==> exp/lagoon: inputs <==
## cpu
module cpu (
    input  clk,
    input  rst_n,
    input  [31:0] instr,
    input  [31:0] ram_data2,
    input  [10:0] start_pc,
    input  [3:0]  reg_addr,   
    output logic         waiting,
    output logic         ram_w_en1,
    output logic         ram_w_en2,
    output logic [10:0]  ram_addr2,
    output logic [31:0]  ram_in2,
    output logic [31:0]  status_out,
    output logic [31:0]  datapath_out,
    output logic [10:0]  pc_out,
    output logic [31:0]  reg_output
);
clock: 5.09 ns
lec_check: 0
cap_margin: 30
core_aspect_ratio: 0.91
core_margin: 2
core_utilization: 61
gpl_routability_driven: 1
max_routing_layer: met5
place_density: 0.64
setup_slack_margin: 1.52
slew_margin: 20
tns_end_percent: 10
run.sh (not shown) runs the stock make flow with config.mk's settings and CLKGATE_MAP_FILE=.
==> exp/zinc: changes against exp/lagoon <==
==> flow/config.mk (replaced) <==
export PLATFORM = sky130hd
export DESIGN_NAME = cpu
export DESIGN_NICKNAME = cpu
export VERILOG_FILES = /design/flow/design.v
export SDC_FILE = /design/flow/constraint.sdc
export NUM_CORES = 4
export LEC_CHECK = 0
export CAP_MARGIN = 40
export CORE_MARGIN = 2
export CORE_UTILIZATION = 40
export SLEW_MARGIN = 20
==> flow/constraint.sdc (replaced) <==
create_clock -name core_clock -period 11.9 [get_ports {clk}]
set_input_delay 2.3800 -clock core_clock [delete_from_list [all_inputs] [get_ports {clk}]]
set_output_delay 2.3800 -clock core_clock [all_outputs]
set_load 0.01 [all_outputs]
==> exp/fjord: changes against exp/lagoon <==
==> flow/config.mk (replaced) <==
export PLATFORM = sky130hd
export DESIGN_NAME = cpu
export DESIGN_NICKNAME = cpu
export VERILOG_FILES = /design/flow/design.v
export SDC_FILE = /design/flow/constraint.sdc
export NUM_CORES = 4
export LEC_CHECK = 0
export CAP_MARGIN = 40
export CORE_MARGIN = 2
export CORE_UTILIZATION = 44
export SLEW_MARGIN = 20
==> flow/constraint.sdc (replaced) <==
create_clock -name core_clock -period 7.02 [get_ports {clk}]
set_input_delay 1.4040 -clock core_clock [delete_from_list [all_inputs] [get_ports {clk}]]
set_output_delay 1.4040 -clock core_clock [all_outputs]
set_load 0.01 [all_outputs]
==> comparison table <==
item                                                                                         exp/fjord                exp/lagoon                                       exp/zinc
Outcome                                                                                failed layout checks       did not finish                        complete, no violations
Stage where the flow stopped                                                                         -  global routing (5_1_grt)                                              -
Violated checks                                                                   negative setup slack                         -                                              -
Worst-case setup slack after placement                                                        -1.66 ns                  -3.18 ns                                       0.796 ns
Power of the sequential group                                                                  5110 µW                         -                                        3100 µW
Clock transition at the registers of the reported paths                                        0.06 ns                         -                                        0.06 ns
Sum of met2 wire segment lengths after detailed routing                                       97100 µm                         -                                       90900 µm
Number of logged tool warnings                                                                     111                         -                                            108
Core Area                                                                                   109000 µm²                 78200 µm²                                     119000 µm²
Clock distribution power                                                                       3700 µW                         -                                        2290 µW
Crit share post-route                                                                             122%                         -                                          97.0%
Number of fill cells in the layout                                                                8989                         -                                          11100
Switching Share                                                                                  40.9%                         -                                          43.0%
Measured slew at the worst slew-check pin                                                      1.06 ns                         -                                        1.08 ns
Setup slack of the critical path after layout                                                 -1.55 ns                         -                                       0.354 ns
Critical Path Stages                                                                                29                         -                                             27
Reg area                                                                                     17100 µm²                         -                                      17100 µm²
DRC violation count after routing                                                                    0                         -                                              0
TritonCTS Buffers                                                                                   71                        60                                             70
Finished Core Util                                                                               59.8%                         -                                          45.8%
Top Layer Used                                                                                    met5                         -                                           met5
Logic gate share of total power                                                                  59.3%                         -                                          48.3%
Internal power summed over all cells                                                          12800 µW                         -                                        5940 µW
Average wire length per cell after detail routing                                              31.3 µm                         -                                        33.2 µm
Final number of hold-violating endpoints                                                             0                         -                                              0
Critical hold path startpoint                            datapath.status_reg.status_reg[1]$_DFFE_PN0P_                         -  datapath.status_reg.status_reg[1]$_DFFE_PN0P_


==> inputs of run a <==
cpu again, from the RTL that the note above started with.
## cpu
module cpu (
    input  clk,
    input  rst_n,
    input  [31:0] instr,
    input  [31:0] ram_data2,
    input  [10:0] start_pc,
    input  [3:0]  reg_addr,   
    output logic         waiting,
    output logic         ram_w_en1,
    output logic         ram_w_en2,
    output logic [10:0]  ram_addr2,
    output logic [31:0]  ram_in2,
    output logic [31:0]  status_out,
    output logic [31:0]  datapath_out,
    output logic [10:0]  pc_out,
    output logic [31:0]  reg_output
);
==> flow/config.mk <==
export PLATFORM = sky130hd
export DESIGN_NAME = cpu
export DESIGN_NICKNAME = cpu
export VERILOG_FILES = /design/flow/design.v
export SDC_FILE = /design/flow/constraint.sdc
export NUM_CORES = 4
export LEC_CHECK = 0
export CAP_MARGIN = 20
export CORE_ASPECT_RATIO = 0.52
export CORE_MARGIN = 2
export CORE_UTILIZATION = 67
export CTS_CLUSTER_SIZE = 17
export GPL_ROUTABILITY_DRIVEN = 0
export GPL_TIMING_DRIVEN = 0
export MIN_ROUTING_LAYER = met2
export PLACE_DENSITY_LB_ADDON = 0.26
export SETUP_SLACK_MARGIN = 1.77
export SLEW_MARGIN = 20
==> flow/constraint.sdc <==
create_clock -name core_clock -period 12.0 [get_ports {clk}]
set_input_delay 2.4000 -clock core_clock [delete_from_list [all_inputs] [get_ports {clk}]]
set_output_delay 2.4000 -clock core_clock [all_outputs]
set_load 0.01 [all_outputs]
==> run b (differences from run a) <==
==> flow/config.mk (replaced) <==
export PLATFORM = sky130hd
export DESIGN_NAME = cpu
export DESIGN_NICKNAME = cpu
export VERILOG_FILES = /design/flow/design.v
export SDC_FILE = /design/flow/constraint.sdc
export NUM_CORES = 4
export LEC_CHECK = 0
export CAP_MARGIN = 40
export CORE_MARGIN = 2
export CORE_UTILIZATION = 43
export SLEW_MARGIN = 20
==> flow/constraint.sdc (replaced) <==
create_clock -name core_clock -period 6.59 [get_ports {clk}]
set_input_delay 1.3180 -clock core_clock [delete_from_list [all_inputs] [get_ports {clk}]]
set_output_delay 1.3180 -clock core_clock [all_outputs]
set_load 0.01 [all_outputs]
==> run c (differences from run a) <==
==> flow/config.mk (replaced) <==
export PLATFORM = sky130hd
export DESIGN_NAME = cpu
export DESIGN_NICKNAME = cpu
export VERILOG_FILES = /design/flow/design.v
export SDC_FILE = /design/flow/constraint.sdc
export NUM_CORES = 4
export LEC_CHECK = 0
export CAP_MARGIN = 40
export CORE_MARGIN = 2
export CORE_UTILIZATION = 65
export MAX_ROUTING_LAYER = met4
export SLEW_MARGIN = 20
export TNS_END_PERCENT = 5
==> flow/constraint.sdc (replaced) <==
create_clock -name core_clock -period 7.78 [get_ports {clk}]
set_input_delay 1.5560 -clock core_clock [delete_from_list [all_inputs] [get_ports {clk}]]
set_output_delay 1.5560 -clock core_clock [all_outputs]
set_load 0.01 [all_outputs]
==> run d (differences from run a) <==
==> flow/config.mk (replaced) <==
export PLATFORM = sky130hd
export DESIGN_NAME = cpu
export DESIGN_NICKNAME = cpu
export VERILOG_FILES = /design/flow/design.v
export SDC_FILE = /design/flow/constraint.sdc
export NUM_CORES = 4
export LEC_CHECK = 0
export CAP_MARGIN = 15
export CORE_MARGIN = 2
export CORE_UTILIZATION = 66
export CTS_CLUSTER_SIZE = 53
export GPL_ROUTABILITY_DRIVEN = 1
export MAX_ROUTING_LAYER = met4
export PLACE_DENSITY = 0.64
export SLEW_MARGIN = 20
export TNS_END_PERCENT = 10
==> flow/constraint.sdc (replaced) <==
create_clock -name core_clock -period 8.28 [get_ports {clk}]
set_input_delay 1.6560 -clock core_clock [delete_from_list [all_inputs] [get_ports {clk}]]
set_output_delay 1.6560 -clock core_clock [all_outputs]
set_load 0.01 [all_outputs]
==> results <==
Run a aborted during global routing (5_1_grt) with GRT-0116. Run b finished with negative setup slack left. Run c did not get past global routing (5_1_grt), error GRT-0116. Run d ended with an error in global routing (5_1_grt). Area after synthesis is the same in run a and run d. Die size, lowest first: run a, run d, run c, run b. Synthesized cell count is the same in run c and run a.
==> figures <==
quantity                                                                   run a                     run d                     run c                       run b
Floorplan core density                                                    0.6806                    0.6698                    0.6574                      0.4335
Worst Setup Slack post-DPL                                            -0.5476 ns                -0.6885 ns                 -1.233 ns                   -2.232 ns
Die boundary width                                                      375.3 um                  273.8 um                  275.9 um                    338.3 um
Setup Buffers After CTS                                                       19                        45                        16                          46
Post-detailed-placement cell area                                     52450 um^2                55700 um^2                56830 um^2                  58750 um^2
Final estimated routing congestion in global placement                         -                     1.097                     1.136                       1.033
Number of I/O port buffers                                                   202                       206                       206                         206
Number of instances in the placed design                                    5702                      5989                      6126                        6796
Resized cells post-CTS                                                       246                       148                       188                         446
Standard-cell row count                                                       70                        98                        99                         122
Run status                                                        did not finish            did not finish            did not finish  complete, but fails checks
Stage where the flow stopped                            global routing (5_1_grt)  global routing (5_1_grt)  global routing (5_1_grt)                           -
Violated checks                                                                -                         -                         -        negative setup slack
Area inside the core boundary                                         70590 um^2                71730 um^2                73080 um^2                 110800 um^2
Total Die Area                                                        73980 um^2                74970 um^2                76100 um^2                 114400 um^2
Num CTS Buffers                                                               53                        67                        66                          73


==> inputs of job 839 <==
cpu again, from the RTL that the note above started with.
Settings: LEC_CHECK=0, CAP_MARGIN=40, CORE_MARGIN=2, CORE_UTILIZATION=72, CTS_CLUSTER_DIAMETER=342, CTS_CLUSTER_SIZE=99, PLACE_DENSITY=0.38, SETUP_SLACK_MARGIN=-0.47, SLEW_MARGIN=20; clock period 7.58 ns.
==> job 6904 (differences from job 839) <==
CAP_MARGIN = 30   (was 40)
CORE_UTILIZATION = 57   (was 72)
CTS_CLUSTER_DIAMETER = unset   (was 342)
CTS_CLUSTER_SIZE = unset   (was 99)
GPL_ROUTABILITY_DRIVEN = 1   (was unset)
MAX_ROUTING_LAYER = met5   (was unset)
PLACE_DENSITY = 0.64   (was 0.38)
SETUP_SLACK_MARGIN = unset   (was -0.47)
TNS_END_PERCENT = 10   (was unset)
==> flow/constraint.sdc (replaced) <==
create_clock -name core_clock -period 5.09 [get_ports {clk}]
set_input_delay 1.0180 -clock core_clock [delete_from_list [all_inputs] [get_ports {clk}]]
set_output_delay 1.0180 -clock core_clock [all_outputs]
set_load 0.01 [all_outputs]
==> job 5802 (differences from job 839) <==
CORE_UTILIZATION = 43   (was 72)
CTS_CLUSTER_DIAMETER = unset   (was 342)
CTS_CLUSTER_SIZE = unset   (was 99)
PLACE_DENSITY = unset   (was 0.38)
SETUP_SLACK_MARGIN = unset   (was -0.47)
==> flow/constraint.sdc (replaced) <==
create_clock -name core_clock -period 11.9 [get_ports {clk}]
set_input_delay 2.3800 -clock core_clock [delete_from_list [all_inputs] [get_ports {clk}]]
set_output_delay 2.3800 -clock core_clock [all_outputs]
set_load 0.01 [all_outputs]
==> job 7379 (differences from job 839) <==
CAP_MARGIN = 15   (was 40)
CORE_UTILIZATION = 68   (was 72)
CTS_CLUSTER_DIAMETER = unset   (was 342)
CTS_CLUSTER_SIZE = 36   (was 99)
GPL_ROUTABILITY_DRIVEN = 1   (was unset)
MAX_ROUTING_LAYER = met4   (was unset)
PLACE_DENSITY = 0.64   (was 0.38)
SETUP_SLACK_MARGIN = unset   (was -0.47)
TNS_END_PERCENT = 10   (was unset)
==> flow/constraint.sdc (replaced) <==
create_clock -name core_clock -period 8.28 [get_ports {clk}]
set_input_delay 1.6560 -clock core_clock [delete_from_list [all_inputs] [get_ports {clk}]]
set_output_delay 1.6560 -clock core_clock [all_outputs]
set_load 0.01 [all_outputs]
==> results <==
| metric | job 839 | job 5802 | job 7379 | job 6904 |
|---|---|---|---|---|
| Result of the run | aborted with a tool error | timing/DRC/antenna clean | aborted with a tool error | failed layout checks |
| Last stage reached | 5_1_grt | - | 5_1_grt | - |
| Layout check failures | - | - | - | negative setup slack |
| Worst slew margin | - | 37.53% | - | 27.00% |
| Insertion delay of the later-clocked pin in the worst-skew pair | - | 660 ps | - | 640 ps |
| Clock power share | - | 21.8% | - | 15.9% |
| Crit. path cell count | - | 26 | - | 25 |
| Fraction of power consumed by combinational cells | - | 48.6% | - | 60.7% |
| Count of final max-slew check failures | - | 0 | - | 0 |
| Overall power of the completed layout | - | 10.44 mW | - | 30.35 mW |
| Count of plain and timing-repair buffers in the layout | - | 418 | - | 1436 |
| Crit path launch | - | datapath.S_reg[0] | - | datapath.S_reg[0] |
| Setup Total Neg Slack | - | 0 ps | - | -447200 ps |
| FF-to-FF End | - | datapath.regfile.registers[8][31] | - | datapath.regfile.registers[11][31] |
| Violation count after the first detailed-routing iteration | - | 5796 | - | 6794 |
| CTS tree | - | yes | - | yes |
| Effective utilization at floorplan | 72.94% | 43.35% | 68.61% | 57.50% |
| H-tree levels | 1 | 3 | 3 | 3 |
| Die x size | 262.3 microns | 338.3 microns | 269.8 microns | 294.3 microns |
| Logic Gate Count | - | 3361 | - | 3369 |
| Vias/cell | - | 6.882 | - | 7.200 |
| Sequential cells | - | 592 | - | 592 |
| Fin worst setup slack | - | 386.3 ps | - | -3063 ps |
| HP Class | - | reg2reg | - | in2async |
| Antenna cell count | - | 2 | - | 2 |
| Area of all sequential standard cells | - | 17060 sq um | - | 17060 sq um |
| Antenna viol nets, final | - | 0 | - | 0 |


==> run M: inputs <==
cpu again, from the RTL that the note above started with.
clock: 8.4 ns
lec_check: 0
cap_margin: 30
core_margin: 2
core_utilization: 70
cts_cluster_diameter: 299
cts_cluster_size: 43
gpl_routability_driven: 1
hold_slack_margin: -0.1
max_routing_layer: met4
place_density: 0.64
slew_margin: 20
tns_end_percent: 10
==> run X: changes against run M <==
Settings changed: CAP_MARGIN 30 to 15, CORE_UTILIZATION 70 to 58, CTS_CLUSTER_DIAMETER 299 to unset, CTS_CLUSTER_SIZE 43 to 38, HOLD_SLACK_MARGIN -0.1 to unset, MAX_ROUTING_LAYER met4 to met5, SETUP_SLACK_MARGIN set to 1.73.
==> flow/constraint.sdc (replaced) <==
create_clock -name core_clock -period 6.59 [get_ports {clk}]
set_input_delay 1.3180 -clock core_clock [delete_from_list [all_inputs] [get_ports {clk}]]
set_output_delay 1.3180 -clock core_clock [all_outputs]
set_load 0.01 [all_outputs]
==> run B: changes against run M <==
Settings changed: ABC_AREA set to 0, CAP_MARGIN 30 to 40, CELL_PAD_IN_SITES_GLOBAL_PLACEMENT set to 2, CORE_UTILIZATION 70 to 54, CTS_CLUSTER_DIAMETER 299 to unset, CTS_CLUSTER_SIZE 43 to unset, GPL_ROUTABILITY_DRIVEN 1 to 0, GPL_TIMING_DRIVEN set to 1, HOLD_SLACK_MARGIN -0.1 to unset, MIN_ROUTING_LAYER set to met1, PLACE_DENSITY 0.64 to unset, PLACE_DENSITY_LB_ADDON set to 0.28, TNS_END_PERCENT 10 to 20.
==> flow/constraint.sdc (replaced) <==
create_clock -name core_clock -period 8.38 [get_ports {clk}]
set_input_delay 1.6760 -clock core_clock [delete_from_list [all_inputs] [get_ports {clk}]]
set_output_delay 1.6760 -clock core_clock [all_outputs]
set_load 0.01 [all_outputs]
==> run G: changes against run M <==
Settings changed: CORE_UTILIZATION 70 to 68, CTS_CLUSTER_DIAMETER 299 to unset, CTS_CLUSTER_SIZE 43 to 35, HOLD_SLACK_MARGIN -0.1 to unset, MAX_ROUTING_LAYER met4 to met5, PLACE_DENSITY 0.64 to 0.62.
==> flow/constraint.sdc (replaced) <==
create_clock -name core_clock -period 5.09 [get_ports {clk}]
set_input_delay 1.0180 -clock core_clock [delete_from_list [all_inputs] [get_ports {clk}]]
set_output_delay 1.0180 -clock core_clock [all_outputs]
set_load 0.01 [all_outputs]
==> comparison table <==
quantity	run B	run X	run M	run G
Run status	complete, but fails checks	complete, but fails checks	stopped before the end	stopped before the end
Failing step	-	-	global routing	global routing
Reasons for failing layout checks	setup timing	setup timing	-	-
Measured slew at the worst slew-check pin	1.15 ns	1.30 ns	-	-
Tool warnings	107	117	-	-
H-tree lvl count	3	3	1	3
Worst r2r dst	datapath.regfile.registers[8][31]	datapath.regfile.registers[10][31]	-	-
Final-layout setup total negative slack	-0.803 ns	-37.34 ns	-	-
Crit path depth	30	33	-	-
Placed cell count	6228	6306	5861	6225
Most numerous cell on the critical path	buf_4	buf_6	-	-
Standard-cell row count	109	105	96	97
Final worst hold slack	0.478 ns	0.484 ns	-	-
Highest metal layer used by the detailed router	met4	met5	-	-
DRC violation count after routing	0	0	-	-
Post-Route WL	204000 um	222000 um	-	-
Final critical-path share of the clock period	104%	129%	-	-
Delay of the slowest critical-path stage	0.51 ns	0.54 ns	-	-
Number of cells in the finished layout apart from fillers	6421	6544	-	-
DR WL/cell	31.8 um	33.9 um	-	-
Largest voltage drop on the vdd net	0.242 mV	0.415 mV	-	-
Worst hold path depth	2	2	-	-
Chip area	91400 um^2	85200 um^2	70700 um^2	72800 um^2
Reported combinational group power	9.14 mW	13.2 mW	-	-
Pre-Place Util	54.4%	58.5%	70.4%	68.6%
Slew Limit Headroom	23.6%	11.0%	-	-
Power and IR drop assume default switching activity.
